==> run A: inputs <==
==> flow/design.v <==
module ANDarray (regDst, ALUSrc, memToReg, regWrite, memRead, memWrite, branch, ALUOp1, ALUOp2, op);
	input[5:0] op;
	output regDst, ALUSrc, memToReg, regWrite, memRead, memWrite, branch, ALUOp1, ALUOp2;
	wire Rformat, lw, sw, beq;
	assign Rformat = (~op[0]) & (~op[1]) & (~op[2]) & (~op[3]) & (~op[4]) & (~op[5]), lw = (op[0]) & (op[1]) & (~op[2]) & (~op[3]) & (~op[4]) & (op[5]), sw = (op[0]) & (op[1]) & (~op[2]) & (op[3]) & (~op[4]) & (op[5]), beq = (~op[0]) & (~op[1]) & (op[2]) & (~op[3]) & (~op[4]) & (~op[5]);
	assign regDst = Rformat;
	assign ALUSrc = lw | sw;
	assign memToReg =  lw;
	assign regWrite = Rformat | lw;
	assign memRead = lw;
	assign memWrite = sw;
	assign branch = beq;
	assign ALUOp1 = Rformat;
	assign ALUOp2 = beq;
endmodule
module ALUControl(operation, ALUOp, ff);
	input[1:0] ALUOp;
	input [5:0] ff;
	output [2:0] operation;
	wire w0, w1, w2, w3;
	assign w0 = ff[0] | ff[3];
	assign operation[0] = ALUOp[1] & w0;
	assign w1 = ~ff[2];
	assign w2 = ~ALUOp[1];
	assign operation[1] = w2 | w1;
	assign w3 = ff[1] & ALUOp[1];
	assign operation[2] = w3 | ALUOp[0];
endmodule
module ALU32Bit(zero, carryOut, result, a, b, op);
	input [31:0] a, b;
	input [2:0] op;
	output reg [31:0] result;
	output zero, carryOut;
	reg carryOut;
	assign zero = (result == 0) ? 1 : 0;
	always @(a or b or op)
	begin
		carryOut = 1'b0;
		case(op)
			0: result = a & b;
			1: result = a | b;
			2: {carryOut, result[31:0]} = a + b;
			6: {carryOut, result[31:0]} = a - b;
			7: result = a < b ? 1 : 0;
			default: result = 0;
		endcase
	end
endmodule
module ALUUnit(clock, ALUOp, funct, a, b, result, zero, carryOut);
	input clock;
	input [1:0] ALUOp;
	input [5:0] funct;
	input [31:0] a, b;
	output reg [31:0] result;
	output reg zero, carryOut;
	reg [1:0] aluOpQ;
	reg [5:0] functQ;
	reg [31:0] aQ, bQ;
	wire [2:0] operation;
	wire [31:0] aluResult;
	wire aluZero, aluCarry;
	ALUControl ctl(operation, aluOpQ, functQ);
	ALU32Bit alu(aluZero, aluCarry, aluResult, aQ, bQ, operation);
	always @(posedge clock)
	begin
		aluOpQ <= ALUOp;
		functQ <= funct;
		aQ <= a;
		bQ <= b;
		result <= aluResult;
		zero <= aluZero;
		if (operation == 3'd2 || operation == 3'd6)
			carryOut <= aluCarry;
	end
endmodule
==> flow/run.sh <==
#!/bin/bash
# the make line also repeats each setting of config.mk as NAME=value (left out here)
make -C /OpenROAD-flow-scripts/flow DESIGN_CONFIG=/design/flow/config.mk WORK_HOME=/design/flow/orfs CLKGATE_MAP_FILE= finish
==> flow/config.mk <==
export PLATFORM = sky130hd
export DESIGN_NAME = ALUUnit
export DESIGN_NICKNAME = ALUUnit
export VERILOG_FILES = /design/flow/design.v
export SDC_FILE = /design/flow/constraint.sdc
export NUM_CORES = 4
export LEC_CHECK = 0
export ABC_AREA = 0
export CAP_MARGIN = 0
export CELL_PAD_IN_SITES_DETAIL_PLACEMENT = 1
export CELL_PAD_IN_SITES_GLOBAL_PLACEMENT = 2
export CORE_ASPECT_RATIO = 0.95
export CORE_MARGIN = 7
export CORE_UTILIZATION = 37
export CTS_CLUSTER_DIAMETER = 192
export GPL_ROUTABILITY_DRIVEN = 1
export GPL_TIMING_DRIVEN = 1
export HOLD_SLACK_MARGIN = 0.15
export MAX_ROUTING_LAYER = met4
export MIN_ROUTING_LAYER = met1
export PLACE_DENSITY_LB_ADDON = 0.13
export SLEW_MARGIN = 20
export TNS_END_PERCENT = 95
==> flow/constraint.sdc <==
create_clock -name core_clock -period 6.93 [get_ports {clock}]
set_input_delay 1.3860 -clock core_clock [delete_from_list [all_inputs] [get_ports {clock}]]
set_output_delay 1.3860 -clock core_clock [all_outputs]
set_load 0.01 [all_outputs]
==> run R (differences from run A) <==
ABC_AREA = not set   (was 0)
CAP_MARGIN = 20   (was 0)
CELL_PAD_IN_SITES_DETAIL_PLACEMENT = not set   (was 1)
CELL_PAD_IN_SITES_GLOBAL_PLACEMENT = not set   (was 2)
CORE_ASPECT_RATIO = not set   (was 0.95)
CORE_MARGIN = 2   (was 7)
CORE_UTILIZATION = 66   (was 37)
CTS_CLUSTER_DIAMETER = not set   (was 192)
GPL_ROUTABILITY_DRIVEN = not set   (was 1)
GPL_TIMING_DRIVEN = not set   (was 1)
HOLD_SLACK_MARGIN = not set   (was 0.15)
MAX_ROUTING_LAYER = not set   (was met4)
MIN_ROUTING_LAYER = not set   (was met1)
PLACE_DENSITY_LB_ADDON = not set   (was 0.13)
TNS_END_PERCENT = not set   (was 95)
==> flow/constraint.sdc (replaced) <==
create_clock -name core_clock -period 4.36 [get_ports {clock}]
set_input_delay 0.8720 -clock core_clock [delete_from_list [all_inputs] [get_ports {clock}]]
set_output_delay 0.8720 -clock core_clock [all_outputs]
set_load 0.01 [all_outputs]
==> run K (differences from run A) <==
ABC_AREA = 1   (was 0)
CELL_PAD_IN_SITES_DETAIL_PLACEMENT = not set   (was 1)
CELL_PAD_IN_SITES_GLOBAL_PLACEMENT = not set   (was 2)
CORE_ASPECT_RATIO = not set   (was 0.95)
CORE_MARGIN = 2   (was 7)
CORE_UTILIZATION = 70   (was 37)
CTS_CLUSTER_DIAMETER = 351   (was 192)
CTS_CLUSTER_SIZE = 36   (was not set)
GPL_ROUTABILITY_DRIVEN = not set   (was 1)
GPL_TIMING_DRIVEN = not set   (was 1)
HOLD_SLACK_MARGIN = 0.29   (was 0.15)
MAX_ROUTING_LAYER = not set   (was met4)
MIN_ROUTING_LAYER = not set   (was met1)
PLACE_DENSITY_LB_ADDON = not set   (was 0.13)
SETUP_SLACK_MARGIN = 0.05   (was not set)
TNS_END_PERCENT = not set   (was 95)
==> flow/constraint.sdc (replaced) <==
create_clock -name core_clock -period 2.42 [get_ports {clock}]
set_input_delay 0.4840 -clock core_clock [delete_from_list [all_inputs] [get_ports {clock}]]
set_output_delay 0.4840 -clock core_clock [all_outputs]
set_load 0.01 [all_outputs]
==> comparison <==
The first-iteration DRC count of run R is 2.9 times that of run A.
Of run R and run A, run R has the higher clock skew (gap 0.0039 ns).
In run K the synthesized cell count is higher than in run A, by 71%.
In count of clock-buffer cells in the layout, run A and run R do not differ.
Hold slack: run R is better than run A (0.00073 ns).
In run A the utilization is lower than in run R, by 34 points.
Against run A, the routed wire length of run R is smaller by 13%.
Against run K, the area after synthesis of run A is smaller by about 18%.
Global-route usage: run R is higher than run A (15 points).
Run K did not get past clock tree synthesis (DPL-0033). Run A produced a clean layout. Run R passed the timing, design-rule and antenna checks.
